==> design/flow/design.v <==
module Core (clk, addr_to_sram, read_data_sram, write_data, write_enable, sram_req, rom_req, addr_rom, read_data_rom, sram_op_done, clr, reg_write_enable, reg_read_index_1, reg_read_index_2, reg_write_index, reg_write_data, reg_read_data_1, reg_read_data_2);
	input clk, clr, sram_op_done;  
	output reg[18:0] addr_to_sram;
	output reg[17:0] addr_rom;  
	input[7:0] read_data_sram, read_data_rom;  
	output reg write_enable, sram_req, rom_req;  
	output reg[7:0] write_data;  
	output reg reg_write_enable;
	output reg[3:0] reg_read_index_1, reg_read_index_2, reg_write_index;
	output reg[18:0] reg_write_data;
	input[18:0] reg_read_data_1, reg_read_data_2;
	parameter ADD = 5'b00000;
	parameter SUB = 5'b00001;
	parameter CMP = 5'b00010;
	parameter AND = 5'b00011;
	parameter OR = 5'b00100;
	parameter XOR = 5'b00101;
	parameter MOV = 5'b00110;
	parameter BLT = 5'b00111;
	parameter BLTE = 5'b01000;
	parameter LOAD = 5'b01001;
	parameter STORE = 5'b01010;
	parameter JR = 5'b01011;
	parameter BE = 5'b01100;
	parameter BNE = 5'b01101;
	parameter SHIFTLI = 5'b01110;
	parameter SHIFTRI = 5'b01111;
	parameter INC = 5'b11111;
	parameter ADDI = 5'b10000;
	parameter SUBI = 5'b10001;
	parameter CMPI = 5'b10010;
	parameter ANDI = 5'b10011;
	parameter ORI = 5'b10100;
	parameter XORI = 5'b10101;
	parameter MOVI = 5'b10110;
	parameter LOADI = 5'b10111;
	parameter STOREI = 5'b11000;
	parameter JA = 5'b11001;
	parameter BEI = 5'b11010;
	parameter BNEI = 5'b11011;
	parameter BLTI = 5'b11100;
	parameter BLTEI = 5'b11101;
	parameter JS = 5'b11110;	
	parameter FETCH1 = 0;
	parameter DECODE1 = 1;
	parameter FETCH2 = 2;
	parameter DECODE2 = 3;
	parameter FETCH3 = 15;
	parameter DECODE3 = 16;
	parameter FETCH4 = 17;
	parameter DECODE4 = 18;
	parameter OPERATION = 4;
	parameter BRANCH = 5;
	parameter LOADSTATE = 6;
	parameter STORESTATE = 7;
	parameter I_OPERATION = 8;
	parameter I_BRANCH = 9;
	parameter I_LOAD = 10;
	parameter I_STORE = 11;
	parameter I_STORE2 = 19;
	parameter LOADSTATE2 = 12;
	parameter I_LOAD2 = 13;
	parameter STORESTATE2 = 14;
	reg[4:0] state; 
	reg[17:0] PC; 
	reg neg_flag; 
	reg zero_flag; 
	reg[4:0] OPCODE; 
	reg[19:0] immd; 
	reg load_sram; 
	always @ (*) begin
		addr_rom = 19'd0;
		sram_req = 1'b0;
		write_enable = 0;
		reg_write_data = 0;
		write_data = 0;
		reg_write_enable = 0;
		rom_req = 0;
		addr_to_sram = 0;
			if(state == FETCH1) begin
				rom_req = 1'b1;
				addr_rom = PC;
			end
			else if(state == DECODE1) begin
			end
			else if(state == FETCH2) begin
				rom_req = 1;
				addr_rom = PC;
			end
			else if(state == DECODE2) begin
			end
			if(state == FETCH3) begin
				rom_req = 1;
				addr_rom = PC;
			end
			else if(state == DECODE3) begin
			end
			else if(state == FETCH4) begin
				rom_req = 1;
				addr_rom = PC;
			end
			else if(state == DECODE4) begin
			end
			else if(state == OPERATION) begin
				reg_write_enable = 1'b1;
				case(OPCODE)
					ADD: begin
							reg_write_data = reg_read_data_1 + reg_read_data_2;
					end
					SUB: begin
							reg_write_data = reg_read_data_1 - reg_read_data_2;
					end
					CMP: begin
							reg_write_data = reg_read_data_1 - reg_read_data_2;
					end
					AND: begin
							reg_write_data = reg_read_data_1 & reg_read_data_2;
					end
					OR: begin
							reg_write_data = reg_read_data_1 | reg_read_data_2;
					end
					XOR: begin
							reg_write_data = reg_read_data_1 ^ reg_read_data_2;
					end
					MOV: begin
							reg_write_data = reg_read_data_2;
					end
					SHIFTLI: begin
							reg_write_data = reg_read_data_1 << reg_read_index_2;
					end
					SHIFTRI: begin
							reg_write_data = reg_read_data_1 >> reg_read_index_2;
					end
					INC: begin
							reg_write_data = reg_read_data_1 + 1'b1;
					end
				endcase
				if(OPCODE == CMP) begin
					reg_write_enable = 1'b0;
				end
			end
			else if(state == I_BRANCH) begin
				if(OPCODE == JS) begin
						reg_write_data = PC;  
						reg_write_enable = 1;
				end
			end
			else if(state == LOADSTATE) begin
				if(reg_read_data_2 <= 20'hF)
					sram_req = 1'b1;
				else
					rom_req = 1;
				addr_to_sram = {reg_read_data_2};  
				addr_rom = {reg_read_data_2};
			end
			else if(state == LOADSTATE2) begin
				reg_write_data = load_sram ? read_data_sram : read_data_rom;  
				reg_write_enable = 1;
			end
			else if(state == I_LOAD) begin
				if(immd <= 20'hF)
					sram_req = 1'b1;
				else
					rom_req = 1;
				addr_to_sram = {immd};
				addr_rom = {immd};
			end
			else if(state == I_LOAD2) begin
				reg_write_data = load_sram ? read_data_sram : read_data_rom;  
				reg_write_enable = 1;
			end
			else if(state == STORESTATE) begin
				sram_req = 1'b1;
				write_enable = 1;
				addr_to_sram = {reg_read_data_2};
				write_data = reg_read_data_1[7:0];
			end 
			else if(state == I_STORE) begin
				sram_req = 1'b1;
				addr_to_sram = {immd};
				write_data = reg_read_data_1[7:0];
				write_enable = 1;
			end
			else if(state == I_OPERATION) begin
				reg_write_enable = 1'b1;
				case(OPCODE)
					ADDI: begin
							reg_write_data = reg_read_data_1 + immd;
					end
					SUBI:begin
							reg_write_data = reg_read_data_1 - immd;
					end
					CMPI: begin
							reg_write_data = reg_read_data_1 - immd;
					end
					ANDI: begin
							reg_write_data = reg_read_data_1 & immd;
					end
					ORI: begin
							reg_write_data = reg_read_data_1 | immd;
					end
					XORI: begin
							reg_write_data = reg_read_data_1 ^ immd;
					end
					MOVI: begin
							reg_write_data = immd;
					end
				endcase
				if(OPCODE == CMPI) begin
					reg_write_enable = 1'b0;
				end
			end
	end
	always @ (posedge clk or negedge clr) begin
			if(~clr) begin
				state <= FETCH1;
				PC <= 0;
			end
			else if(state == FETCH1) begin
				state <= DECODE1;
				PC <= PC + 1'b1;
			end
			else if(state == DECODE1) begin
				OPCODE <= read_data_rom[7:3];
				state <= FETCH2;
			end
			else if(state == FETCH2) begin
				state <= DECODE2;
				PC <= PC + 1'b1;
			end
			else if(state == DECODE2) begin
					reg_read_index_1 <= read_data_rom[7:4];	
					reg_read_index_2 <= read_data_rom[3:0];
					reg_write_index <= read_data_rom[7:4];
					immd[19:16] <= read_data_rom[3:0];
					if(OPCODE == INC || OPCODE <= MOV || OPCODE == SHIFTLI || OPCODE == SHIFTRI) begin
						state <= OPERATION;
					end
					else if(OPCODE[4] == 1'b1) begin
						state <= FETCH3;
					end
					else if(OPCODE == LOAD) begin
						state <= LOADSTATE;
					end
					else if(OPCODE == STORE) begin
						state <= STORESTATE;
					end
					else begin
						state <= BRANCH;
					end
			end
			else if(state == FETCH3) begin
				state <= DECODE3;
				PC <= PC + 1'b1;
			end
			else if(state == DECODE3) begin
				state <= FETCH4;
				immd[15:8] <= read_data_rom;
			end
			else if(state == FETCH4) begin
				state <= DECODE4;
				PC <= PC + 1'b1;
			end
			else if(state == DECODE4) begin
				immd[7:0] <= read_data_rom;
				if(OPCODE <= MOVI) 
					state <= I_OPERATION;
				else if(OPCODE == LOADI)
					state <= I_LOAD;
				else if(OPCODE == STOREI)
					state <= I_STORE;
				else begin
					if(OPCODE == JS) 
						reg_write_index <= 4'd3;
					state <= I_BRANCH;
				end
			end
			else if(state == OPERATION || state == I_OPERATION) begin
				if(reg_write_data == 0) begin
					zero_flag <= 1; 
				end
				else begin
					zero_flag <= 0;
				end
				if(reg_write_data[18] == 1'b1) begin
					neg_flag <= 1;
				end
				else begin
					neg_flag <= 0;
				end
				state <= FETCH1;
			end
			else if(state == BRANCH) begin
				case(OPCODE)
					BLT: begin
						if(neg_flag) 
							PC <= reg_read_data_1;
					end
					BLTE: begin
						if(neg_flag || zero_flag) 
							PC <= reg_read_data_1;
					end
					JR: begin
						PC <= reg_read_data_1;
					end
					BE: begin
						if(zero_flag)
							PC <= reg_read_data_1;
					end
					BNE: begin
						if(!zero_flag) 
							PC <= reg_read_data_1;
					end
				endcase
				state <= FETCH1;
			end 
			else if(state == I_BRANCH) begin
				case(OPCODE)
					BLTI: begin
						if(neg_flag) 
							PC <= immd;
					end
					BLTEI: begin
						if(neg_flag || zero_flag) 
							PC <= immd;
					end
					JA: begin
						PC <= immd;
					end
					JS: begin
						PC <= immd;
					end
					BEI: begin
						if(zero_flag)
							PC <= immd;
					end
					BNEI: begin
						if(!zero_flag) 
							PC <= immd;
					end
				endcase
				state <= FETCH1;
			end
			else if(state == STORESTATE) begin
				state <= STORESTATE2;
			end
			else if(state == STORESTATE2) begin
				if(sram_op_done)
					state <= FETCH1;
				else
					state <= STORESTATE;
			end
			else if(state == I_STORE) begin
				state <= I_STORE2;
			end
			else if(state == I_STORE2) begin
				if(sram_op_done)
					state <= FETCH1;
				else
					state <= I_STORE;
			end
			else if(state == LOADSTATE) begin
				if(reg_read_data_2 <= 20'hF)
					load_sram <= 1'b1;
				else 
					load_sram <= 1'b0;
				state <= LOADSTATE2;
			end
			else if(state == LOADSTATE2) begin
				if((sram_op_done && load_sram) || ~load_sram)
					state <= FETCH1;
				else 
					state <= LOADSTATE;
			end
			else if(state == I_LOAD) begin
				if(immd <= 20'hF)
					load_sram <= 1'b1;
				else
					load_sram <= 1'b0;
				state <= I_LOAD2;
			end
			else if(state == I_LOAD2) begin
				if((sram_op_done && load_sram) || ~load_sram)
					state <= FETCH1;
				else
					state <= I_LOAD;
			end
	end
endmodule
module Register_File (clk,
					  we,
					  read_index_1,
					  read_index_2,
					  write_index,
					  write_data,
					  read_data_1,
					  read_data_2);
	input clk, we;
	input[3:0] read_index_1, read_index_2, write_index;
	input[18:0] write_data;
	output reg[18:0] read_data_1, read_data_2;
	reg [15:0] sp;
	reg [15:0] fp;
	reg [18:0] ra;
	reg [18:0] a0;
	reg [18:0] a1;
	reg [15:0] m0;
	reg [15:0] m1;
	reg [15:0] rv;
	reg [15:0] v0;
	reg [15:0] v1;
	reg [15:0] p0;
	reg [15:0] p1;
	reg [15:0] p2;
	reg [15:0] p3;
	reg [15:0] p4;
	always@(*) 
	begin
		case(read_index_1)
			0: read_data_1 = 0;
			1: read_data_1 = sp;
			2: read_data_1 = fp;
			3: read_data_1 = ra;
			4: read_data_1 = a0;
			5: read_data_1 = a1;
			6: read_data_1 = m0;
			7: read_data_1 = m1;
			8: read_data_1 = rv;
			9: read_data_1 = v0;
			10: read_data_1 = v1;
			11: read_data_1 = p0;
			12: read_data_1 = p1;
			13: read_data_1 = p2;
			14: read_data_1 = p3;
			15: read_data_1 = p4;
		endcase
	end
	always@(*) 
	begin
		case(read_index_2)
			0: read_data_2 = 0;
			1: read_data_2 = sp;
			2: read_data_2 = fp;
			3: read_data_2 = ra;
			4: read_data_2 = a0;
			5: read_data_2 = a1;
			6: read_data_2 = m0;
			7: read_data_2 = m1;
			8: read_data_2 = rv;
			9: read_data_2 = v0;
			10: read_data_2 = v1;
			11: read_data_2 = p0;
			12: read_data_2 = p1;
			13: read_data_2 = p2;
			14: read_data_2 = p3;
			15: read_data_2 = p4;
		endcase
	end
	always@(posedge clk)begin
		if(we) begin
			case(write_index)
				1: sp <= write_data;
				2: fp <= write_data;
				3: ra <= write_data;
				4: a0 <= write_data;
				5: a1 <= write_data;
				6: m0 <= write_data;
				7: m1 <= write_data;
				8: rv <= write_data;
				9: v0 <= write_data;
				10: v1 <= write_data;
				11: p0 <= write_data;
				12: p1 <= write_data;
				13: p2 <= write_data;
				14: p3 <= write_data;
				15: p4 <= write_data;
		endcase
	end
	end
endmodule
module core_top (
	input clk,
	input clr,
	output rom_req,
	output [17:0] rom_addr,
	input [7:0] rom_data,
	output sram_req,
	output sram_we,
	output [18:0] sram_addr,
	output [7:0] sram_wdata,
	input [7:0] sram_rdata,
	input sram_done
	);
	wire reg_write_enable;
	wire[3:0] reg_read_index_1, reg_read_index_2, reg_write_index;
	wire[18:0] reg_write_data, reg_read_data_1, reg_read_data_2;
	Core _Core(.clk(clk),
			   .addr_to_sram(sram_addr),
			   .read_data_sram(sram_rdata),
			   .write_data(sram_wdata),
			   .write_enable(sram_we),
			   .sram_req(sram_req),
			   .rom_req(rom_req),
			   .addr_rom(rom_addr),
			   .read_data_rom(rom_data),
			   .sram_op_done(sram_done),
			   .clr(clr),
			   .reg_write_enable(reg_write_enable),
			   .reg_read_index_1(reg_read_index_1),
			   .reg_read_index_2(reg_read_index_2),
			   .reg_write_index(reg_write_index),
			   .reg_write_data(reg_write_data),
			   .reg_read_data_1(reg_read_data_1),
			   .reg_read_data_2(reg_read_data_2));
	Register_File _RegisterFile(.clk(clk),
							    .we(reg_write_enable),
							    .read_index_1(reg_read_index_1),
							    .read_index_2(reg_read_index_2),
							    .write_index(reg_write_index),
							    .write_data(reg_write_data),
							    .read_data_1(reg_read_data_1),
							    .read_data_2(reg_read_data_2));
endmodule
==> design/flow/run.sh <==
#!/bin/bash
# the make line also repeats each setting of config.mk as NAME=value (left out here)
make -C /OpenROAD-flow-scripts/flow DESIGN_CONFIG=/design/flow/config.mk WORK_HOME=/design/flow/orfs CLKGATE_MAP_FILE= finish
==> design/flow/config.mk <==
export PLATFORM = sky130hd
export DESIGN_NAME = core_top
export DESIGN_NICKNAME = core_top
export VERILOG_FILES = /design/flow/design.v
export SDC_FILE = /design/flow/constraint.sdc
export NUM_CORES = 4
export LEC_CHECK = 0
export CAP_MARGIN = 20
export CORE_MARGIN = 2
export CORE_UTILIZATION = 58
export SLEW_MARGIN = 20
==> design/flow/constraint.sdc <==
create_clock -name core_clock -period 4.9 [get_ports {clk}]
set_input_delay 0.9800 -clock core_clock [delete_from_list [all_inputs] [get_ports {clk}]]
set_output_delay 0.9800 -clock core_clock [all_outputs]
set_load 0.01 [all_outputs]
==> impl_metrics.yaml, run 1 <==
# physical design summary
floorplan:
  rows: 75
  die-area_mm2: 0.0443
  die_y_um: 211
  die-width_um: 211
  boundaryPins: 67
  core_mm2: 0.0420
  fp_util_pct: 58.9
placed_design:
  placed_cells: 3683
  place.gp.congestion: 1.20
  placed_cell_area_mm2: 0.0303
  io_buffers: 66
  dpl.hpwl_um: 96600
grt:
  grt-ovfl-total: 0
  grt_util_met1_pct: 64.4
  grt_max_degree: 40
  antenna_found_initial: 10
  top_usage_layer: "met2"
  grt.total_usage_pct: 60.8
  use_met2_pct: 85.0
  use_met3_pct: 33.1
  grt_pass1_vias: 27800
  grt_pass1_wl_um: 194000
clock_network:
  cts_tree: "done"
  cts_buffer_depth: 3
  cts_buffers: 36
  cts.sinks: 323
  h-tree-depth: 2
  clk_latency_ps: 590
  root_buffer: "clkbuf_16"
  path_clk_slew_ps: 70
outcome:
  so.violations: "setup timing"
  status: "complete, but fails checks"
synth:
  synth.cell_area_mm2: 0.0247
  ys.flop_type: "edfxtp_1"
  synth_top_cell_by_count: "edfxtp_1"
  ys_sh_aoi_pct: 25.2
  synthArstFlopShare_pct: 11.8
  xor_share_pct: 2.26
  edf_count: 285
  ys_sh_mux_pct: 5.65
  yosys-stat-area_mm2: 0.0247
  synth_cell_types: 96
  ys_seq_share_pct: 38.4
  ys_cells: 2659
  synth_cells: 2659
  yosys_warnings: 2
  synth_top_area_share_pct: 34.6
  synthAdderAreaFrac_pct: 6.08
  common_cells: "285 x edfxtp_1, 209 x a21oi_1, 198 x nand2_1, 185 x nor2_1, 170 x o21ai_0"
  synth_top_cell_by_area: "edfxtp_1"
  syn_avg_cell_area_um2: 9.31
  ys.flops: 323
  logic_family: "AND-OR/OR-AND gates"
  topCellsByArea: "edfxtp_1 35%, ha_1 5.9%, a21oi_1 4.2%"
  synthSimpleGateAreaFrac_pct: 17.0
  synth_nets: 2797
critical_path:
  crit_slowest_cell: "or4_1"
  critical_path.top_delay_family: "simple AND/OR/NAND/NOR gates"
  rr_endpoint: "_Core.zero_flag$_DFFE_PP_"
  cp-start-kind: "flop"
  regToRegStartpoint: "_Core.reg_read_index_2[2]$_DFFE_PP_"
  cp_num_cells: 24
  crit_chain: "buf_12 -> mux2_4 -> a32o_2 -> a221oi_4 -> o221ai_4 -> buf_6 -> or3_4 -> nor2_4 -> and4_1 -> nor2_1 -> xnor2_1 -> nor2_1 -> ha_1 -> and3_4 -> o21a_1 -> a2111oi_4 -> o31ai_4 -> xor2_2 -> a221oi_2 -> a21oi_4 -> or4_1 -> or4_1 -> or4_1 -> nor4_2"
  cp-endpoint: "_Core.zero_flag$_DFFE_PP_"
  path_buffers: 2
  path_class: "flop to flop"
  path_max_fanout: 6
  max_stage_delay_ps: 520
  arrival_ps: 6770
  critical_path_required_ps: 5310
  r2r_cells: 24
  endpoint_kind: "flop"
  reg2reg_slack_ps: -1450
  crit_top_cell: "or4_1"
  startpoint: "_Core.reg_read_index_2[2]$_DFFE_PP_"
sta:
  drv_slew: 0
  worst_slack_ps: -1450
  worstMarginPinSlew_ps: 1110
  fin_crit_ps: 6350
  whs_ps: 455
  setup-violations-final: 188
  hold_viol_final: 0
  tns_ps: -65340
  max_freq_ghz: 0.157
  fin_crit_sh_pct: 130
  rsz0062_at_grt: "yes"
  fin_skew_ps: 28.8
  slew_headroom_pct: 25.9
flow_run:
  drv_cap: 0
  warnings: 73
route:
  vias: 29500
  antenna_left: 0
  wire_per_inst_um: 35.8
  first_pass_iters: 14
  totalWireLength_um: 136000
  drc: 0
  vias_per_cell: 7.77
  drt-initial-drc-count: 5899
layout:
  fin_area_mm2: 0.0329
  stdcell_count: 3792
  finish.utilization_pct: 78.3
  nets: 3354
  syn_to_final_growth_pct: 33.0
pwr:
  p_clk_share_pct: 32.3
  combPwrFrac_pct: 31.3
  pg_clk_mw: 2.96
  switching_share_pct: 35.0
  leakagePower_nw: 13.0
  maxPowerGroup: "sequential cells"
  irDropWorstVdd_mv: 0.415
  p_seq_share_pct: 36.4
  p_seq_mw: 3.34
  p_per_area_mw_per_mm2: 279
  power.net_switching_mw: 3.22
  comb_power_mw: 2.88
  p_int_mw: 5.97
min_path:
  min_path_type: "input pin to async pin"
-- what timing repair did --
item | CTS | global route
hold buffers | 0 | 0
gates resized | 191 | 68
buffers inserted | 31 | 8
endpoints found under the setup margin | 204 | 226
pin swaps | 50 | 31
cloned | 5 | 0
-- final cells by class --
type                       instances  area (um2)
clock inverter                    24         282
clock buffer                      42         966
inverter                          93         359
multi-input combinational       2030       14900
timing repair buffer             732        6180
antenna                            9        22.5
fill                            2721        9130
sequential                       323        9510
tap                              539         674
-- through the flow --
| step | worst slack (ps) | total power, mW |
|---|---|---|
| after floorplan | -1210 | 4.56 |
| after global placement | -1510 | 5.73 |
| after detailed placement | -1590 | 5.79 |
| after CTS | -1330 | 8.83 |
| after global routing | -1690 | 9.30 |
| final | -1450 | 9.18 |
-- routing by layer --
| layer | up-vias | part of all wire (%) |
|---|---|---|
| met3 | 1326 | 17 |
| li1 | 11400 | - |
| met2 | 3245 | 39 |
| met5 | - | 0.27 |
| met4 | 16 | 14 |
| met1 | 13500 | 30 |
==> run 2, diff against run 1 <==
ABC_AREA = 0   (was not set)
CORE_UTILIZATION = 49   (was 58)
CTS_CLUSTER_DIAMETER = 334   (was not set)
CTS_CLUSTER_SIZE = 12   (was not set)
MAX_ROUTING_LAYER = met5   (was not set)
PLACE_DENSITY_LB_ADDON = 0.15   (was not set)
SETUP_SLACK_MARGIN = 0.47   (was not set)
clock period = 11.4 ns   (was 4.9 ns; I/O delays follow)
==> impl_metrics.yaml, run 2 <==
# physical design summary
outcome:
  status: "finished clean"
sta:
  rsz0062_at_grt: "no"
  hold_viol_final: 0
  fin_skew_ps: 20.4
  tns_ps: 0
  setup-violations-final: 0
  worstMarginPinSlew_ps: 1290
  worst_slack_ps: 2310
  drv_slew: 0
  max_freq_ghz: 0.110
  fin_crit_ps: 9090
  whs_ps: 425
  slew_headroom_pct: 13.5
  fin_crit_sh_pct: 79.7
pwr:
  leakagePower_nw: 9.70
  combPwrFrac_pct: 28.1
  pg_clk_mw: 0.973
  p_seq_share_pct: 43.0
  p_seq_mw: 1.45
  p_clk_share_pct: 28.9
  switching_share_pct: 36.3
  p_int_mw: 2.14
  irDropWorstVdd_mv: 0.141
  p_per_area_mw_per_mm2: 124
  comb_power_mw: 0.945
  p_total_mw: 3.37
  maxPowerGroup: "sequential cells"
  power.net_switching_mw: 1.22
clock_network:
  path_clk_slew_ps: 80
  cts_buffers: 30
  cts_resized: 0
  cts.sinks: 323
  cts_buffer_depth: 3
  cts_tree: "done"
  root_buffer: "clkbuf_16"
  h-tree-depth: 1
  cts_setup_buffers: 0
  ctsHoldBuffers: 0
  clk_latency_ps: 640
min_path:
  hold_depth: 0
  hp-start: "_Core.state[10]$_DFF_PN0_"
  worstHoldEndpoint: "_Core.state[5]$_DFF_PN0_"
  min_path_type: "flop to flop"
synth:
  ys.flops: 323
  synthArstFlopShare_pct: 11.8
  edf_count: 285
  topCellsByArea: "edfxtp_1 35%, ha_1 5.9%, a21oi_1 4.2%"
  ys_sh_mux_pct: 5.65
  synth_nets: 2797
  ys_seq_share_pct: 38.4
  synth_top_area_share_pct: 34.6
  ys_sh_aoi_pct: 25.2
  yosys_warnings: 2
  common_cells: "285 x edfxtp_1, 209 x a21oi_1, 198 x nand2_1, 185 x nor2_1, 170 x o21ai_0"
  xor_share_pct: 2.26
  yosys-stat-area_mm2: 0.0247
  syn_avg_cell_area_um2: 9.31
  ys.flop_type: "edfxtp_1"
  synth.cell_area_mm2: 0.0247
  synth_cells: 2659
  synth_cell_types: 96
  synthAdderAreaFrac_pct: 6.08
  synth_top_cell_by_area: "edfxtp_1"
  synth_top_cell_by_count: "edfxtp_1"
  synthSimpleGateAreaFrac_pct: 17.0
  logic_family: "AND-OR/OR-AND gates"
  ys_cells: 2659
layout:
  syn_to_final_growth_pct: 9.71
  nFillCells: 4563
  stdcell_count: 3353
  nets: 2790
critical_path:
  cp-start-kind: "flop"
  arrival_ps: 6810
  reg2reg_slack_ps: 2450
  path_buffers: 5
  rr_endpoint: "_Core.zero_flag$_DFFE_PP_"
  crit_chain: "buf_4 -> inv_1 -> buf_4 -> a211oi_1 -> a211o_1 -> a221oi_2 -> inv_1 -> nor4_1 -> and4_1 -> a31oi_1 -> a2111oi_0 -> clkdlybuf4s50_1"
  r2r_cells: 23
  critical_path_required_ps: 9120
  path_max_fanout: 50
  startpoint: "_Core.reg_read_index_2[2]$_DFFE_PP_"
  critical_path.top_delay_family: "buffers and inverters"
  cp-endpoint: "sram_req"
  crit_slowest_cell: "inv_1"
  max_stage_delay_ps: 860
  regToRegStartpoint: "_Core.reg_read_index_2[1]$_DFFE_PP_"
  endpoint_kind: "output port"
  cp_num_cells: 12
  path_class: "flop to output port"
placed_design:
  dpl.hpwl_um: 93500
  placed_cells: 3291
  place_ws_ps: 2880
  place.gp.congestion: 1.12
  io_buffers: 66
floorplan:
  die_y_um: 229
  boundaryPins: 67
  rows: 82
  die-area_mm2: 0.0523
  die-width_um: 229
  fp_util_pct: 49.5
  core_mm2: 0.0500
grt:
  grt_max_degree: 120
  use_met3_pct: 18.1
  grt_util_met1_pct: 63.4
  antenna_found_initial: 6
  use_met2_pct: 66.5
  top_usage_layer: "met2"
  grt_pass1_wl_um: 179000
  grt.total_usage_pct: 48.0
  grt-ovfl-total: 0
  grt_pass1_vias: 23500
route:
  drc: 0
  antenna_left: 0
  drt-initial-drc-count: 5226
  wire_per_inst_um: 38.4
  totalWireLength_um: 129000
  vias: 25400
  vias_per_cell: 7.57
  first_pass_iters: 10
flow_run:
  warnings: 70
  drv_cap: 0
run 2: layout make-up:
type | instances | area (um2) | area share (%)
multi-input cells | 2030 | 14100 | 51.8
repair buffers | 174 | 1510 | 5.57
well taps | 672 | 841 | 3.10
inverters | 93 | 349 | 1.29
flip-flops and latches | 323 | 9510 | 35.0
diodes | 5 | 12.5 | 0.0461
clock buffers | 55 | 845 | 3.11
clock inverters | 1 | 30.0 | 0.111
run 2: layer usage:
metal / part of all wire [%] / vias to the layer above
met5: 0.031 / -
met2: 39 / 2439
met1: 37 / 12200
li1: - / 10200
met4: 7.5 / 6
met3: 16 / 520
run 2: through the flow:
step / area [um2] / utilization (%)
after CTS: 27100 / 54.2
after detailed placement: 26200 / 52.5
final: 27200 / 54.3
after floorplan: 24700 / -
after global placement: 26200 / 52.5
after global routing: 27100 / 54.3
==> run 3, diff against run 2 <==
ABC_AREA = 1   (was 0)
CAP_MARGIN = 5   (was 20)
CORE_ASPECT_RATIO = 1.82   (was not set)
CORE_UTILIZATION = 37   (was 49)
CTS_CLUSTER_DIAMETER = 271   (was 334)
CTS_CLUSTER_SIZE = not set   (was 12)
GPL_ROUTABILITY_DRIVEN = 0   (was not set)
MAX_ROUTING_LAYER = not set   (was met5)
MIN_ROUTING_LAYER = met1   (was not set)
PLACE_DENSITY_LB_ADDON = 0.19   (was 0.15)
SETUP_SLACK_MARGIN = 0.51   (was 0.47)
TNS_END_PERCENT = 70   (was not set)
clock period = 5.94 ns   (was 11.4 ns; I/O delays follow)
==> impl_metrics.yaml, run 3 <==
# physical design summary
critical_path:
  r2r_cells: 29
  rr_endpoint: "_Core.zero_flag$_DFFE_PP_"
  path_max_fanout: 6
  path_buffers: 6
  critical_path.top_delay_family: "simple AND/OR/NAND/NOR gates"
  max_stage_delay_ps: 470
  reg2reg_slack_ps: 550
  cp_num_cells: 21
  critical_path_required_ps: 4750
  crit_chain: "buf_4 -> nand2_8 -> nor2_4 -> buf_4 -> buf_4 -> nand2_1 -> nand2_1 -> nor2_1 -> nand2_1 -> nor2_4 -> buf_4 -> nand3_2 -> a31oi_4 -> nand4_1 -> nand2_1 -> nand2_4 -> nand2_1 -> inv_2 -> o21ai_1 -> a21oi_1 -> dlymetal6s2s_1"
  arrival_ps: 4210
  crit_slowest_cell: "edfxtp_1"
  crit_top_cell: "nand2_1"
  regToRegStartpoint: "_Core.reg_read_index_1[3]$_DFFE_PP_"
  cp-endpoint: "rom_req"
  cp-start-kind: "flop"
  startpoint: "_Core.reg_read_index_2[1]$_DFFE_PP_"
  path_class: "flop to output port"
  endpoint_kind: "output port"
floorplan:
  boundaryPins: 67
  rows: 126
  die-width_um: 194
  die_y_um: 349
  core_mm2: 0.0648
  fp_util_pct: 37.4
  die-area_mm2: 0.0677
synth:
  synth_top_cell_by_count: "nand2_1"
  yosys-stat-area_mm2: 0.0243
  synth_cells: 3409
  synthAdderAreaFrac_pct: 6.20
  logic_family: "simple AND/OR/NAND/NOR gates"
  synth_top_cell_by_area: "edfxtp_1"
  syn_avg_cell_area_um2: 7.11
  ys.flop_type: "edfxtp_1"
  edf_count: 285
  ys_sh_mux_pct: 0
  topCellsByArea: "edfxtp_1 35%, nand2_1 17%, nor2_1 6.8%"
  ys.flops: 323
  synth_cell_types: 57
  synth_top_area_share_pct: 35.3
  synth_nets: 3547
  common_cells: "1088 x nand2_1, 438 x nor2_1, 285 x edfxtp_1, 281 x nand3_1, 262 x inv_1"
  yosys_warnings: 2
  synthArstFlopShare_pct: 11.8
  synth.cell_area_mm2: 0.0243
  ys_sh_aoi_pct: 13.2
  ys_cells: 3409
  ys_seq_share_pct: 39.2
  synthSimpleGateAreaFrac_pct: 33.7
  xor_share_pct: 1.16
sta:
  fin_crit_sh_pct: 90.8
  fin_crit_ps: 5400
  max_freq_ghz: 0.185
  hold_viol_final: 0
  rsz0062_at_grt: "yes"
  drv_slew: 0
  worstMarginPinSlew_ps: 1040
  whs_ps: 377
  tns_ps: 0
  slew_headroom_pct: 30.7
  fin_skew_ps: 25.8
  worst_slack_ps: 544
  setup-violations-final: 0
route:
  wire_per_inst_um: 27.9
  vias: 26700
  antenna_left: 0
  drc: 0
  totalWireLength_um: 124000
  first_pass_iters: 8
  vias_per_cell: 6.00
  drt-initial-drc-count: 2712
min_path:
  min_path_type: "flop to flop"
  hold_depth: 0
  hp-start: "_Core.state[5]$_DFF_PN0_"
  worstHoldEndpoint: "_Core.state[15]$_DFF_PN0_"
pwr:
  maxPowerGroup: "combinational logic"
  p_int_mw: 5.28
  p_seq_mw: 2.88
  p_clk_share_pct: 22.1
  pg_clk_mw: 2.11
  comb_power_mw: 4.58
  combPwrFrac_pct: 47.9
  switching_share_pct: 44.8
  power.net_switching_mw: 4.29
  irDropWorstVdd_mv: 0.307
  p_seq_share_pct: 30.1
  leakagePower_nw: 12.7
  p_per_area_mw_per_mm2: 334
grt:
  antenna_found_initial: 6
  grt-ovfl-total: 0
  grt_pass1_wl_um: 176000
  grt_pass1_vias: 26200
  grt.total_usage_pct: 36.0
  grt_max_degree: 40
clock_network:
  cts.sinks: 323
  clk_latency_ps: 630
  h-tree-depth: 1
  ctsHoldBuffers: 0
  cts_buffer_depth: 3
  cts_buffers: 31
  cts_tree: "done"
  path_clk_slew_ps: 70
  root_buffer: "clkbuf_16"
placed_design:
  placed_cells: 4354
  io_buffers: 66
  place_ws_ps: 209
  dpl.hpwl_um: 93200
flow_run:
  warnings: 69
  drv_cap: 0
outcome:
  status: "finished clean"
layout:
  syn_to_final_growth_pct: 18.3
  stdcell_count: 4447
  nets: 3723
  finish.utilization_pct: 44.3
[run 3: final cells by class]
class                      instances  area [um2]
timing repair buffer             262        2270
fill                            6719       36100
tap                              832        1040
clock inverter                    26         267
sequential                       323        9510
clock buffer                      32         779
multi-input combinational       2674       13700
inverter                         293        1110
antenna                            5        12.5
[run 3: per-layer routing]
layer | wire (um) | track usage (%) | vias to the layer above
li1 | - | - | 11800
met1 | 38300 | 34.1 | 12400
met2 | 58900 | 62.0 | 1688
met3 | 10100 | 7.90 | 779
met4 | 16600 | 38.4 | 6
met5 | 38 | 0 | -
[run 3: timing repair]
| item | in CTS | in global routing |
|---|---|---|
| pin swaps | 2 | 27 |
| resized | 32 | 90 |
| endpoints found under the setup margin | 97 | 204 |
| setup buffers | 3 | 27 |
[run 3: per-stage QoR]
| stage | power, mW | cell area [um2] |
|---|---|---|
| floorplan | 5.28 | 24300 |
| global placement | 7.05 | 26900 |
| detailed placement | 7.07 | 26900 |
| CTS | 9.19 | 28100 |
| global route | 9.94 | 28700 |
| finish | 9.57 | 28700 |
==> run 4, diff against run 3 <==
ABC_AREA = not set   (was 1)
CAP_MARGIN = 20   (was 5)
CORE_ASPECT_RATIO = not set   (was 1.82)
CORE_UTILIZATION = 61   (was 37)
CTS_CLUSTER_DIAMETER = not set   (was 271)
GPL_ROUTABILITY_DRIVEN = not set   (was 0)
MIN_ROUTING_LAYER = not set   (was met1)
PLACE_DENSITY = 0.6   (was not set)
PLACE_DENSITY_LB_ADDON = not set   (was 0.19)
SETUP_SLACK_MARGIN = -0.47   (was 0.51)
TNS_END_PERCENT = not set   (was 70)
clock period = 6.37 ns   (was 5.94 ns; I/O delays follow)
==> impl_metrics.yaml, run 4 <==
# physical design summary
synth:
  synth.cell_area_mm2: 0.0247
  synth_top_area_share_pct: 34.6
  ys_cells: 2659
  xor_share_pct: 2.26
  ys_seq_share_pct: 38.4
  synth_cell_types: 96
  ys.flops: 323
  yosys-stat-area_mm2: 0.0247
  edf_count: 285
  synth_cells: 2659
  synthSimpleGateAreaFrac_pct: 17.0
  yosys_warnings: 2
  common_cells: "285 x edfxtp_1, 209 x a21oi_1, 198 x nand2_1, 185 x nor2_1, 170 x o21ai_0"
  ys.flop_type: "edfxtp_1"
  synthArstFlopShare_pct: 11.8
  synth_nets: 2797
  logic_family: "AND-OR/OR-AND gates"
  synth_top_cell_by_count: "edfxtp_1"
  topCellsByArea: "edfxtp_1 35%, ha_1 5.9%, a21oi_1 4.2%"
  synthAdderAreaFrac_pct: 6.08
  synth_top_cell_by_area: "edfxtp_1"
  ys_sh_mux_pct: 5.65
  syn_avg_cell_area_um2: 9.31
  ys_sh_aoi_pct: 25.2
sta:
  tns_ps: -2640
  worst_slack_ps: -436
  drv_slew: 0
  worstMarginPinSlew_ps: 1180
  max_freq_ghz: 0.147
  setup-violations-final: 10
  fin_crit_sh_pct: 107
  rsz0062_at_grt: "yes"
  hold_viol_final: 0
  fin_skew_ps: 42.8
  fin_crit_ps: 6810
  slew_headroom_pct: 20.6
placed_design:
  place_ws_ps: -381
  dpl.hpwl_um: 89900
  placed_cell_area_mm2: 0.0278
  placed_cells: 3367
  io_buffers: 66
  place.gp.congestion: 1.21
clock_network:
  path_clk_slew_ps: 70
  cts_buffers: 35
  h-tree-depth: 2
  root_buffer: "clkbuf_16"
  cts_tree: "done"
  clk_latency_ps: 590
  cts.sinks: 323
  cts_buffer_depth: 3
  ctsHoldBuffers: 0
  cts_setup_buffers: 0
outcome:
  status: "complete, but fails checks"
  so.violations: "setup timing"
floorplan:
  boundaryPins: 67
  die-area_mm2: 0.0422
  fp_util_pct: 62.0
  die_y_um: 205
  rows: 73
  die-width_um: 205
  core_mm2: 0.0399
critical_path:
  r2r_cells: 24
  cp_num_cells: 24
  path_buffers: 4
  crit_top_cell: "buf_4"
  regToRegStartpoint: "_Core.reg_read_index_2[2]$_DFFE_PP_"
  max_stage_delay_ps: 550
  endpoint_kind: "flop"
  crit_chain: "buf_4 -> buf_4 -> nand2_1 -> buf_4 -> a221oi_1 -> nor2_1 -> a221oi_2 -> buf_4 -> and4_1 -> nor2b_1 -> o21ai_0 -> a21oi_1 -> ha_1 -> and3_1 -> o21a_1 -> a2111oi_2 -> o31ai_1 -> xor2_1 -> a221oi_1 -> a21oi_2 -> or4_1 -> or4_1 -> or4_1 -> nor4_2"
  crit_slowest_cell: "a221oi_2"
  reg2reg_slack_ps: -440
  critical_path.top_delay_family: "simple AND/OR/NAND/NOR gates"
  path_max_fanout: 16
  arrival_ps: 7220
  rr_endpoint: "_Core.zero_flag$_DFFE_PP_"
  cp-start-kind: "flop"
  path_class: "flop to flop"
  critical_path_required_ps: 6780
  startpoint: "_Core.reg_read_index_2[2]$_DFFE_PP_"
  cp-endpoint: "_Core.zero_flag$_DFFE_PP_"
route:
  antenna_left: 0
  drc: 0
  drt-initial-drc-count: 6002
  vias: 27300
  wire_per_inst_um: 36.5
  vias_per_cell: 7.94
  totalWireLength_um: 125000
  first_pass_iters: 13
grt:
  grt_max_degree: 49
  grt_pass1_wl_um: 178000
  grt_pass1_vias: 25900
  grt.total_usage_pct: 59.3
  antenna_found_initial: 10
  grt-ovfl-total: 0
pwr:
  p_seq_share_pct: 39.0
  maxPowerGroup: "sequential cells"
  power.net_switching_mw: 2.30
  combPwrFrac_pct: 27.6
  p_seq_mw: 2.60
  irDropWorstVdd_mv: 0.300
  pg_clk_mw: 2.23
  p_total_mw: 6.66
  comb_power_mw: 1.83
  p_int_mw: 4.36
  switching_share_pct: 34.5
  p_clk_share_pct: 33.4
  leakagePower_nw: 11.0
  p_per_area_mw_per_mm2: 229
flow_run:
  drv_cap: 0
  warnings: 70
layout:
  nets: 3018
  stdcell_count: 3434
  fin_area_mm2: 0.0291
  syn_to_final_growth_pct: 17.5
min_path:
  hp-start: "_Core.state[10]$_DFF_PN0_"
  min_path_type: "flop to flop"
  worstHoldEndpoint: "_Core.state[5]$_DFF_PN0_"
  hold_depth: 0
[run 4: area by class of cell]
cell class | instances | area [um2]
flip-flops and latches | 323 | 9510
fillers | 2822 | 10800
multi-input cells | 2030 | 14100
clock inverters | 16 | 201
clock buffers | 47 | 1020
inverters | 93 | 349
diodes | 3 | 7.51
repair buffers | 397 | 3270
well taps | 525 | 657
[run 4: what timing repair did]
item                                   4_1_cts  5_1_grt
endpoints found under the hold margin        0        0
setup endpoints to repair                    1        2
pin swaps                                    0        0
gates resized                                1        4
[run 4: metrics by stage]
step / util (%) / hold WS, ps
6_report: 72.8 / 426
5_1_grt: 72.8 / 461
4_1_cts: 72.7 / 427
3_5_place_dp: 69.6 / 413
3_3_place_gp: 69.6 / 404
2_1_floorplan: - / 352
[run 4: routing by layer]
layer / share of wire, % / vias to the layer above / track usage (%)
met5: 0.061 / - / 0
li1: - / 10700 / -
met1: 31 / 12500 / 67.5
met2: 39 / 2961 / 81.6
met4: 13 / 12 / 55.4
met3: 18 / 1063 / 27.9
==> run 5, diff against run 4 <==
PLACE_DENSITY = 0.41   (was 0.6)
SETUP_SLACK_MARGIN = not set   (was -0.47)
clock period = 7.09 ns   (was 6.37 ns; I/O delays follow)
==> impl_metrics.yaml, run 5 <==
# physical design summary
synth:
  edf_count: 285
  ys_sh_aoi_pct: 25.2
  synth_top_cell_by_count: "edfxtp_1"
  synth_cells: 2659
  synth.cell_area_mm2: 0.0247
  logic_family: "AND-OR/OR-AND gates"
  ys.flop_type: "edfxtp_1"
  synthArstFlopShare_pct: 11.8
  synthAdderAreaFrac_pct: 6.08
  synth_cell_types: 96
  syn_avg_cell_area_um2: 9.31
  synth_nets: 2797
  ys.flops: 323
  ys_cells: 2659
  synthSimpleGateAreaFrac_pct: 17.0
  synth_top_cell_by_area: "edfxtp_1"
  yosys-stat-area_mm2: 0.0247
  yosys_warnings: 2
  ys_sh_mux_pct: 5.65
  topCellsByArea: "edfxtp_1 35%, ha_1 5.9%, a21oi_1 4.2%"
  common_cells: "285 x edfxtp_1, 209 x a21oi_1, 198 x nand2_1, 185 x nor2_1, 170 x o21ai_0"
  ys_seq_share_pct: 38.4
  xor_share_pct: 2.26
  synth_top_area_share_pct: 34.6
route:
  wire_per_inst_um: 37.3
  wl_met3_um: 23000
  vias: 27300
  totalWireLength_um: 125000
  drc: 0
  drt-initial-drc-count: 6040
  wl_met1_um: 38700
  first_pass_iters: 15
  wl_met2_um: 48500
  vias_per_cell: 8.12
  top_layer_used: "met5"
  antenna_left: 0
critical_path:
  regToRegStartpoint: "_Core.reg_read_index_1[2]$_DFFE_PP_"
  endpoint_kind: "flop"
  path_class: "flop to flop"
  arrival_ps: 7590
  crit_chain: "buf_12 -> buf_4 -> nand2_1 -> a21oi_1 -> a2111oi_0 -> nand3_1 -> buf_4 -> inv_1 -> ha_1 -> a22oi_1 -> o211ai_1 -> a21oi_1 -> o21ai_0 -> a221oi_1 -> o21ai_0 -> a211o_1 -> or4_1 -> or4_1 -> nor4_2"
  startpoint: "_Core.reg_read_index_1[2]$_DFFE_PP_"
  critical_path_required_ps: 7520
  critical_path.top_delay_family: "AND-OR/OR-AND gates"
  cp_num_cells: 19
  path_buffers: 4
  reg2reg_slack_ps: -70
  cp-endpoint: "_Core.zero_flag$_DFFE_PP_"
  r2r_cells: 19
  max_stage_delay_ps: 650
  rr_endpoint: "_Core.zero_flag$_DFFE_PP_"
  crit_slowest_cell: "edfxtp_1"
  cp-start-kind: "flop"
  path_max_fanout: 18
sta:
  tns_ps: -68.9
  fin_crit_ps: 7160
  slew_headroom_pct: 18.7
  drv_slew: 0
  hold_viol_final: 0
  worst_slack_ps: -68.9
  fin_skew_ps: 44.7
  rsz0062_at_grt: "no"
  fin_crit_sh_pct: 101
  worstMarginPinSlew_ps: 1210
  max_freq_ghz: 0.140
  setup-violations-final: 1
layout:
  finish.utilization_pct: 71.2
  syn_to_final_growth_pct: 14.8
  nets: 2947
  fin_area_mm2: 0.0284
floorplan:
  boundaryPins: 67
  die_y_um: 205
  die-width_um: 205
  die-area_mm2: 0.0422
  rows: 73
  fp_util_pct: 62.0
  core_mm2: 0.0399
flow_run:
  warnings: 69
  drv_cap: 0
placed_design:
  place.gp.congestion: 1.16
  io_buffers: 66
  placed_cell_area_mm2: 0.0272
  dpl.hpwl_um: 89300
grt:
  grt_pass1_wl_um: 178000
  grt_max_degree: 65
  grt.total_usage_pct: 59.3
  antenna_found_initial: 10
  grt_pass1_vias: 25600
  grt-ovfl-total: 0
min_path:
  worstHoldEndpoint: "_Core.state[5]$_DFF_PN0_"
  min_path_type: "flop to flop"
  hold_depth: 0
  hp-start: "_Core.state[10]$_DFF_PN0_"
clock_network:
  cts_setup_buffers: 0
  path_clk_slew_ps: 70
  cts_buffers: 35
  cts.sinks: 323
  cts_tree: "done"
  cts_buffer_depth: 3
  cts_resized: 0
  h-tree-depth: 2
  clk_latency_ps: 600
  ctsHoldBuffers: 0
  root_buffer: "clkbuf_16"
pwr:
  p_clk_share_pct: 31.7
  p_seq_share_pct: 40.3
  power.net_switching_mw: 2.07
  p_total_mw: 5.78
  p_int_mw: 3.71
  pg_clk_mw: 1.83
  irDropWorstVdd_mv: 0.233
  p_seq_mw: 2.33
  combPwrFrac_pct: 27.9
  maxPowerGroup: "sequential cells"
  switching_share_pct: 35.8
  comb_power_mw: 1.61
  leakagePower_nw: 10.6
  p_per_area_mw_per_mm2: 203
outcome:
  so.violations: "setup timing"
  status: "complete, but fails checks"
[run 5: metrics by stage]
step	setup WS, ps	std cells	hold slack [ps]
global route	30.5	3358	456
CTS	102	3356	438
global placement	319	3296	404
detailed placement	259	3296	427
floorplan	210	2659	352
finish	-68.9	3362	447
[run 5: routing by layer]
layer	track usage (%)	vias up
met5	0.119	-
met3	29.2	1060
met4	52.3	10
met1	67.7	12500
met2	81.8	3139
li1	-	10600
[run 5: area by class of cell]
| class | instances | area [um2] |
|---|---|---|
| antenna | 5 | 12.5 |
| clock buffer | 41 | 941 |
| clock inverter | 19 | 148 |
| fill | 2943 | 11500 |
| inverter | 93 | 349 |
| multi-input combinational | 2030 | 14100 |
| sequential | 323 | 9510 |
| tap | 525 | 657 |
| timing repair buffer | 326 | 2720 |
==> run 6, diff against run 5 <==
ABC_AREA = 0   (was not set)
CAP_MARGIN = 40   (was 20)
CELL_PAD_IN_SITES_GLOBAL_PLACEMENT = 3   (was not set)
CORE_ASPECT_RATIO = 1.82   (was not set)
CORE_MARGIN = 5   (was 2)
CORE_UTILIZATION = 29   (was 61)
CTS_CLUSTER_DIAMETER = 185   (was not set)
GPL_ROUTABILITY_DRIVEN = 1   (was not set)
MAX_ROUTING_LAYER = met5   (was not set)
MIN_ROUTING_LAYER = met2   (was not set)
PLACE_DENSITY = not set   (was 0.41)
SETUP_SLACK_MARGIN = 0.51   (was not set)
TNS_END_PERCENT = 50   (was not set)
clock period = 5.94 ns   (was 7.09 ns; I/O delays follow)
==> impl_metrics.yaml, run 6 <==
# physical design summary
route:
  totalWireLength_um: 183000
  drt-initial-drc-count: 11600
  first_pass_iters: 28
  wire_per_inst_um: 42.4
  vias: 36900
  drc: 0
  vias_per_cell: 8.57
  antenna_left: 0
clock_network:
  ctsHoldBuffers: 0
  h-tree-depth: 2
  path_clk_slew_ps: 80
  cts_tree: "done"
  cts_buffers: 37
  cts_buffer_depth: 3
  cts.sinks: 323
  clk_latency_ps: 650
  root_buffer: "clkbuf_16"
synth:
  synth.cell_area_mm2: 0.0247
  ys_sh_mux_pct: 5.65
  ys_cells: 2659
  ys_sh_aoi_pct: 25.2
  synth_cells: 2659
  edf_count: 285
  xor_share_pct: 2.26
  yosys_warnings: 2
  common_cells: "285 x edfxtp_1, 209 x a21oi_1, 198 x nand2_1, 185 x nor2_1, 170 x o21ai_0"
  synth_top_cell_by_count: "edfxtp_1"
  synth_cell_types: 96
  yosys-stat-area_mm2: 0.0247
  synthArstFlopShare_pct: 11.8
  syn_avg_cell_area_um2: 9.31
  topCellsByArea: "edfxtp_1 35%, ha_1 5.9%, a21oi_1 4.2%"
  synthSimpleGateAreaFrac_pct: 17.0
  ys_seq_share_pct: 38.4
  ys.flops: 323
  synth_top_cell_by_area: "edfxtp_1"
  ys.flop_type: "edfxtp_1"
  synth_nets: 2797
  logic_family: "AND-OR/OR-AND gates"
  synthAdderAreaFrac_pct: 6.08
  synth_top_area_share_pct: 34.6
sta:
  max_freq_ghz: 0.153
  slew_headroom_pct: 29.2
  tns_ps: -1640
  fin_skew_ps: 38.1
  fin_crit_ps: 6540
  rsz0062_at_grt: "yes"
  worst_slack_ps: -601
  drv_slew: 0
  worstMarginPinSlew_ps: 1060
  fin_crit_sh_pct: 110
  setup-violations-final: 8
  hold_viol_final: 0
grt:
  grt_pass1_vias: 39900
  grt.total_usage_pct: 56.7
  antenna_found_initial: 2
  grt_pass1_wl_um: 238000
  grt_max_degree: 51
  grt-ovfl-total: 0
pwr:
  switching_share_pct: 38.4
  combPwrFrac_pct: 31.9
  p_clk_share_pct: 33.1
  p_int_mw: 4.92
  leakagePower_nw: 12.7
  maxPowerGroup: "sequential cells"
  p_seq_mw: 2.79
  p_per_area_mw_per_mm2: 240
  comb_power_mw: 2.55
  irDropWorstVdd_mv: 0.240
  power.net_switching_mw: 3.07
  p_seq_share_pct: 35.0
  pg_clk_mw: 2.64
floorplan:
  die_y_um: 404
  core_mm2: 0.0847
  boundaryPins: 67
  die-area_mm2: 0.0915
  die-width_um: 227
  fp_util_pct: 29.2
  rows: 144
critical_path:
  regToRegStartpoint: "_Core.reg_read_index_2[2]$_DFFE_PP_"
  path_class: "flop to flop"
  r2r_cells: 26
  path_max_fanout: 6
  cp-endpoint: "_Core.zero_flag$_DFFE_PP_"
  arrival_ps: 6990
  crit_top_cell: "or4_4"
  critical_path.top_delay_family: "simple AND/OR/NAND/NOR gates"
  cp-start-kind: "flop"
  cp_num_cells: 26
  endpoint_kind: "flop"
  critical_path_required_ps: 6390
  path_buffers: 4
  max_stage_delay_ps: 540
  startpoint: "_Core.reg_read_index_2[2]$_DFFE_PP_"
  rr_endpoint: "_Core.zero_flag$_DFFE_PP_"
  reg2reg_slack_ps: -600
  crit_slowest_cell: "or4_4"
layout:
  finish.utilization_pct: 39.2
  syn_to_final_growth_pct: 34.2
  nets: 3296
  stdcell_count: 4302
outcome:
  status: "complete, but fails checks"
  so.violations: "setup timing"
placed_design:
  place.gp.congestion: 1.19
  io_buffers: 66
  dpl.hpwl_um: 140000
  placed_cells: 4170
flow_run:
  drv_cap: 0
  warnings: 71
min_path:
  min_path_type: "flop to flop"
  worstHoldEndpoint: "_Core.state[5]$_DFF_PN0_"
  hp-start: "_Core.state[10]$_DFF_PN0_"
  hold_depth: 0
==> run 6: routing by layer <==
| layer | share of wire, % | vias to the layer above | track usage [%] |
|---|---|---|---|
| li1 | - | 11200 | - |
| met1 | 0 | 11300 | - |
| met2 | 46 | 12100 | 69.0 |
| met3 | 32 | 2264 | 56.9 |
| met4 | 22 | 34 | 41.3 |
| met5 | 0.39 | - | 8.49 |
==> run 6: through the flow <==
stage          hold slack (ps)  instance area [um2]  power (mW)  setup slack, ps
6_report                   433                33200        7.98             -601
3_3_place_gp               404                30600        5.03             -655
3_5_place_dp               407                30600        5.05             -789
4_1_cts                    432                32800        7.72             -460
2_1_floorplan              352                24800        3.75             -216
5_1_grt                    446                33200        8.07             -745
==> run 6: what timing repair did <==
action,in CTS,in global routing
gates resized,143,65
pin swaps,32,24
cloned,3,2
setup buffers,27,8
endpoints found under the setup margin,95,167
==> run 6: area by class of cell <==
class	count	area (um2)
Clock buffer	42	945
Timing Repair Buffer	673	5950
Tap cell	1095	1370
Multi-Input combinational cell	2030	14700
Inverter	93	349
Fill cell	8528	51500
Antenna cell	20	50.0
Clock inverter	26	345
Sequential cell	323	9510
==> run 7, diff against run 6 <==
ABC_AREA = 1   (was 0)
CAP_MARGIN = 20   (was 40)
CELL_PAD_IN_SITES_GLOBAL_PLACEMENT = not set   (was 3)
CORE_ASPECT_RATIO = 0.53   (was 1.82)
CORE_MARGIN = 2   (was 5)
CORE_UTILIZATION = 40   (was 29)
CTS_CLUSTER_DIAMETER = not set   (was 185)
CTS_CLUSTER_SIZE = 67   (was not set)
GPL_ROUTABILITY_DRIVEN = not set   (was 1)
GPL_TIMING_DRIVEN = 0   (was not set)
HOLD_SLACK_MARGIN = 0.15   (was not set)
MAX_ROUTING_LAYER = not set   (was met5)
PLACE_DENSITY_LB_ADDON = 0.25   (was not set)
SETUP_SLACK_MARGIN = not set   (was 0.51)
SLEW_MARGIN = 5   (was 20)
TNS_END_PERCENT = 30   (was 50)
clock period = 15.2 ns   (was 5.94 ns; I/O delays follow)
==> impl_metrics.yaml, run 7 <==
# physical design summary
synth:
  yosys-stat-area_mm2: 0.0243
  synth_nets: 3547
  ys_seq_share_pct: 39.2
  ys_sh_aoi_pct: 13.2
  logic_family: "simple AND/OR/NAND/NOR gates"
  topCellsByArea: "edfxtp_1 35%, nand2_1 17%, nor2_1 6.8%"
  synth_top_area_share_pct: 35.3
  synthAdderAreaFrac_pct: 6.20
  synth_top_cell_by_area: "edfxtp_1"
  yosys_warnings: 2
  synth_cells: 3409
  synth_cell_types: 57
  ys_cells: 3409
  synth.cell_area_mm2: 0.0243
  ys.flops: 323
  ys.flop_type: "edfxtp_1"
  syn_avg_cell_area_um2: 7.11
  synthSimpleGateAreaFrac_pct: 33.7
  synthArstFlopShare_pct: 11.8
  edf_count: 285
  ys_sh_mux_pct: 0
  synth_top_cell_by_count: "nand2_1"
  common_cells: "1088 x nand2_1, 438 x nor2_1, 285 x edfxtp_1, 281 x nand3_1, 262 x inv_1"
  xor_share_pct: 1.16
clock_network:
  cts_resized: 0
  cts_buffer_depth: 3
  cts.sinks: 323
  h-tree-depth: 2
  root_buffer: "clkbuf_16"
  cts_buffers: 34
  ctsHoldBuffers: 0
  cts_setup_buffers: 0
placed_design:
  placed_cell_area_mm2: 0.0264
  place.gp.congestion: 1.30
  place_ws_ps: 6750
  io_buffers: 66
  dpl.hpwl_um: 115000
floorplan:
  die-area_mm2: 0.0627
  die_y_um: 183
  boundaryPins: 67
  core_mm2: 0.0597
  rows: 65
  fp_util_pct: 40.6
  die-width_um: 342
outcome:
  error: "[ERROR GRT-0116] Global routing finished with congestion. Check the congestion regions in the DRC Viewer."
  haltStage: "global routing (5_1_grt)"
  status: "did not finish"
grt:
  grt.total_usage_pct: 89.1
  grt-ovfl-total: 3061
[run 7: through the flow]
| step | hold slack [ps] | instances |
|---|---|---|
| CTS | 391 | 4365 |
| detailed placement | 376 | 4304 |
| global placement | 356 | 4279 |
| floorplan | 352 | 3409 |
[run 7: layer usage]
layer  overflow  global-route usage, %
met4         35                   48.9
met5        207                   99.3
met1          -                      -
met2         53                   81.4
met3       2766                    121
==> run 8, diff against run 7 <==
ABC_AREA = not set   (was 1)
CORE_ASPECT_RATIO = not set   (was 0.53)
CTS_CLUSTER_SIZE = not set   (was 67)
GPL_TIMING_DRIVEN = not set   (was 0)
HOLD_SLACK_MARGIN = not set   (was 0.15)
MIN_ROUTING_LAYER = not set   (was met2)
PLACE_DENSITY = 0.6   (was not set)
PLACE_DENSITY_LB_ADDON = not set   (was 0.25)
SLEW_MARGIN = 20   (was 5)
TNS_END_PERCENT = not set   (was 30)
clock period = 9.0 ns   (was 15.2 ns; I/O delays follow)
==> impl_metrics.yaml, run 8 <==
# physical design summary
outcome:
  status: "finished clean"
critical_path:
  critical_path.top_delay_family: "simple AND/OR/NAND/NOR gates"
  crit_chain: "buf_4 -> nor2b_1 -> a221o_1 -> or4_1 -> inv_1 -> ha_1 -> nand3_1 -> nor2b_1 -> or3_1 -> a21oi_1 -> ha_1 -> and3_1 -> o21a_1 -> a2111oi_0 -> o31ai_1 -> xor2_1 -> a221oi_1 -> a21oi_2 -> or4_1 -> or4_1 -> or4_1 -> nor4_2"
  rr_endpoint: "_Core.zero_flag$_DFFE_PP_"
  crit_top_cell: "or4_1"
  max_stage_delay_ps: 970
  endpoint_kind: "flop"
  cp_num_cells: 22
  regToRegStartpoint: "_Core.reg_read_index_2[0]$_DFFE_PP_"
  critical_path_required_ps: 9430
  path_buffers: 2
  path_class: "flop to flop"
  cp-endpoint: "_Core.zero_flag$_DFFE_PP_"
  startpoint: "_Core.reg_read_index_2[0]$_DFFE_PP_"
  path_max_fanout: 37
  r2r_cells: 22
  crit_slowest_cell: "nor2b_1"
  cp-start-kind: "flop"
  reg2reg_slack_ps: 670
  arrival_ps: 8760
placed_design:
  io_buffers: 66
  place.gp.congestion: 1.05
  placed_cell_area_mm2: 0.0266
  place_ws_ps: 1060
  placed_cells: 3438
  dpl.hpwl_um: 101000
pwr:
  p_seq_mw: 1.83
  switching_share_pct: 35.9
  power.net_switching_mw: 1.65
  p_int_mw: 2.95
  p_total_mw: 4.61
  leakagePower_nw: 10.0
  p_clk_share_pct: 34.0
  p_seq_share_pct: 39.7
  p_per_area_mw_per_mm2: 165
  comb_power_mw: 1.21
  pg_clk_mw: 1.56
  maxPowerGroup: "sequential cells"
  combPwrFrac_pct: 26.3
  irDropWorstVdd_mv: 0.173
synth:
  ys_sh_mux_pct: 5.65
  synthSimpleGateAreaFrac_pct: 17.0
  synth_cells: 2659
  synth_top_cell_by_area: "edfxtp_1"
  synth_top_cell_by_count: "edfxtp_1"
  ys_seq_share_pct: 38.4
  yosys-stat-area_mm2: 0.0247
  synth.cell_area_mm2: 0.0247
  xor_share_pct: 2.26
  syn_avg_cell_area_um2: 9.31
  logic_family: "AND-OR/OR-AND gates"
  synth_top_area_share_pct: 34.6
  ys.flop_type: "edfxtp_1"
  synth_cell_types: 96
  ys_sh_aoi_pct: 25.2
  ys_cells: 2659
  synth_nets: 2797
  ys.flops: 323
  synthAdderAreaFrac_pct: 6.08
  common_cells: "285 x edfxtp_1, 209 x a21oi_1, 198 x nand2_1, 185 x nor2_1, 170 x o21ai_0"
  topCellsByArea: "edfxtp_1 35%, ha_1 5.9%, a21oi_1 4.2%"
  edf_count: 285
  yosys_warnings: 2
  synthArstFlopShare_pct: 11.8
layout:
  finish.utilization_pct: 45.3
  stdcell_count: 3506
  syn_to_final_growth_pct: 12.6
  nFillCells: 5928
  nets: 2827
  fin_area_mm2: 0.0279
flow_run:
  warnings: 67
  drv_cap: 0
clock_network:
  cts_buffer_depth: 3
  cts.sinks: 323
  clk_latency_ps: 610
  path_clk_slew_ps: 60
  root_buffer: "clkbuf_16"
  cts_setup_buffers: 0
  ctsHoldBuffers: 0
  cts_tree: "done"
  cts_resized: 0
  cts_buffers: 39
  h-tree-depth: 2
sta:
  slew_headroom_pct: 15.0
  max_freq_ghz: 0.120
  whs_ps: 433
  rsz0062_at_grt: "no"
  hold_viol_final: 0
  worstMarginPinSlew_ps: 1270
  tns_ps: 0
  fin_skew_ps: 41.5
  worst_slack_ps: 669
  fin_crit_ps: 8330
  fin_crit_sh_pct: 92.6
  setup-violations-final: 0
  drv_slew: 0
route:
  wire_per_inst_um: 39.1
  totalWireLength_um: 137000
  vias_per_cell: 7.12
  antenna_left: 0
  vias: 25000
  first_pass_iters: 9
  drt-initial-drc-count: 3815
  drc: 0
min_path:
  hold_depth: 0
  min_path_type: "flop to flop"
  worstHoldEndpoint: "_Core.state[5]$_DFF_PN0_"
  hp-start: "_Core.state[10]$_DFF_PN0_"
floorplan:
  fp_util_pct: 40.3
  rows: 91
  die-width_um: 253
  die_y_um: 253
  core_mm2: 0.0615
  boundaryPins: 67
  die-area_mm2: 0.0639
grt:
  grt.total_usage_pct: 42.3
  antenna_found_initial: 7
  grt_pass1_wl_um: 190000
  grt_pass1_vias: 24100
  grt-ovfl-total: 0
  grt_max_degree: 83
==> run 8: final cells by class <==
class                   count  area [um2]  area share [%]
multi-input cells        2030       14100            50.6
flip-flops and latches    323        9510            34.1
repair buffers            202        1710            6.15
well taps                 790         988            3.55
clock buffers              42         987            3.54
inverters                  93         349            1.25
clock inverters            23         221           0.795
diodes                      3        7.51          0.0269
==> run 8: per-layer routing <==
layer  vias to the layer above  part of all wire [%]  GRT usage, %
li1                      10300                     -             -
met1                     12300                    37          52.1
met2                      1847                    43          64.8
met3                       546                    11          9.96
met4                         4                   8.8          30.9
met5                         -                 0.025             0
==> run 9, diff against run 8 <==
SETUP_SLACK_MARGIN = 0.09   (was not set)
clock period = 8.57 ns   (was 9.0 ns; I/O delays follow)
==> impl_metrics.yaml, run 9 <==
# physical design summary
critical_path:
  critical_path_required_ps: 8980
  path_buffers: 1
  endpoint_kind: "flop"
  cp-start-kind: "flop"
  arrival_ps: 8500
  cp-endpoint: "_Core.zero_flag$_DFFE_PP_"
  crit_chain: "buf_4 -> nor2b_1 -> a22o_1 -> mux2_2 -> a211oi_2 -> nand3_1 -> o31ai_1 -> xnor2_1 -> nor2_1 -> ha_1 -> and3_1 -> o21a_1 -> a2111oi_0 -> o31ai_1 -> xor2_1 -> a221oi_1 -> a21oi_2 -> or4_1 -> or4_1 -> or4_1 -> nor4_2"
  rr_endpoint: "_Core.zero_flag$_DFFE_PP_"
  cp_num_cells: 21
  r2r_cells: 21
  critical_path.top_delay_family: "AND-OR/OR-AND gates"
  crit_top_cell: "or4_1"
  regToRegStartpoint: "_Core.reg_read_index_2[3]$_DFFE_PP_"
  reg2reg_slack_ps: 470
  path_max_fanout: 18
  max_stage_delay_ps: 940
  path_class: "flop to flop"
  startpoint: "_Core.reg_read_index_2[3]$_DFFE_PP_"
  crit_slowest_cell: "edfxtp_1"
synth:
  synth_cell_types: 96
  topCellsByArea: "edfxtp_1 35%, ha_1 5.9%, a21oi_1 4.2%"
  ys_cells: 2659
  logic_family: "AND-OR/OR-AND gates"
  ys.flops: 323
  synth_top_area_share_pct: 34.6
  synth_cells: 2659
  ys.flop_type: "edfxtp_1"
  xor_share_pct: 2.26
  ys_sh_aoi_pct: 25.2
  yosys-stat-area_mm2: 0.0247
  synth.cell_area_mm2: 0.0247
  synthSimpleGateAreaFrac_pct: 17.0
  synthAdderAreaFrac_pct: 6.08
  ys_sh_mux_pct: 5.65
  yosys_warnings: 2
  synth_top_cell_by_area: "edfxtp_1"
  synth_nets: 2797
  ys_seq_share_pct: 38.4
  common_cells: "285 x edfxtp_1, 209 x a21oi_1, 198 x nand2_1, 185 x nor2_1, 170 x o21ai_0"
  syn_avg_cell_area_um2: 9.31
  synth_top_cell_by_count: "edfxtp_1"
  edf_count: 285
  synthArstFlopShare_pct: 11.8
floorplan:
  rows: 91
  die-area_mm2: 0.0639
  die_y_um: 253
  fp_util_pct: 40.3
  boundaryPins: 67
  core_mm2: 0.0615
  die-width_um: 253
route:
  antenna_left: 0
  first_pass_iters: 9
  wire_per_inst_um: 38.7
  drt-initial-drc-count: 4153
  totalWireLength_um: 137000
  drc: 0
  vias_per_cell: 7.17
  vias: 25300
pwr:
  leakagePower_nw: 10.1
  p_total_mw: 4.90
  p_per_area_mw_per_mm2: 174
  comb_power_mw: 1.27
  maxPowerGroup: "sequential cells"
  p_clk_share_pct: 34.9
  irDropWorstVdd_mv: 0.164
  p_seq_share_pct: 39.3
  pg_clk_mw: 1.71
  p_int_mw: 3.17
  power.net_switching_mw: 1.73
  p_seq_mw: 1.92
  combPwrFrac_pct: 25.8
  switching_share_pct: 35.3
sta:
  hold_viol_final: 0
  tns_ps: 0
  fin_crit_sh_pct: 94.5
  setup-violations-final: 0
  fin_crit_ps: 8100
  worstMarginPinSlew_ps: 1180
  whs_ps: 424
  drv_slew: 0
  max_freq_ghz: 0.124
  slew_headroom_pct: 20.9
  rsz0062_at_grt: "no"
  fin_skew_ps: 28.3
clock_network:
  cts_buffer_depth: 3
  ctsHoldBuffers: 0
  h-tree-depth: 2
  cts_buffers: 40
  cts_tree: "done"
  root_buffer: "clkbuf_16"
  cts_setup_buffers: 0
  cts_resized: 0
  clk_latency_ps: 590
  cts.sinks: 323
  path_clk_slew_ps: 60
min_path:
  worstHoldEndpoint: "_Core.state[5]$_DFF_PN0_"
  hold_depth: 0
  hp-start: "_Core.state[10]$_DFF_PN0_"
  min_path_type: "flop to flop"
layout:
  nFillCells: 5869
  stdcell_count: 3529
  finish.utilization_pct: 45.7
  syn_to_final_growth_pct: 13.5
  nets: 2848
grt:
  antenna_found_initial: 3
  grt.total_usage_pct: 42.1
  grt_max_degree: 92
  grt_pass1_vias: 24300
  grt_pass1_wl_um: 188000
  grt-ovfl-total: 0
flow_run:
  drv_cap: 0
  warnings: 67
placed_design:
  place.gp.congestion: 1.09
  placed_cells: 3458
  dpl.hpwl_um: 103000
  io_buffers: 66
outcome:
  status: "finished clean"
## run 9: per-stage QoR
stage / setup WS, ps / cell area [um2]
finish: 473 / 28100
global placement: 872 / 26800
detailed placement: 717 / 26800
global route: 171 / 28100
CTS: 689 / 28100
floorplan: 1690 / 24700
## run 9: layout make-up
| cell class | instances | area (um2) | share of cell area [%] |
|---|---|---|---|
| multi-input cells | 2030 | 14100 | 50.1 |
| diodes | 1 | 2.50 | 0.00891 |
| clock buffers | 47 | 1030 | 3.66 |
| well taps | 790 | 988 | 3.52 |
| repair buffers | 222 | 1880 | 6.68 |
| clock inverters | 23 | 258 | 0.918 |
| inverters | 93 | 349 | 1.24 |
| flip-flops and latches | 323 | 9510 | 33.9 |
## run 9: layer usage
layer  up-vias  track usage, %  wire length [um]
li1      10400               -                 -
met1     12400            51.4             50100
met2      1954            65.6             60300
met3       550            8.99             13900
met4         4            31.2             12400
met5         -               0                33
Power figures rest on the tool's default switching activity, not on a simulated workload.
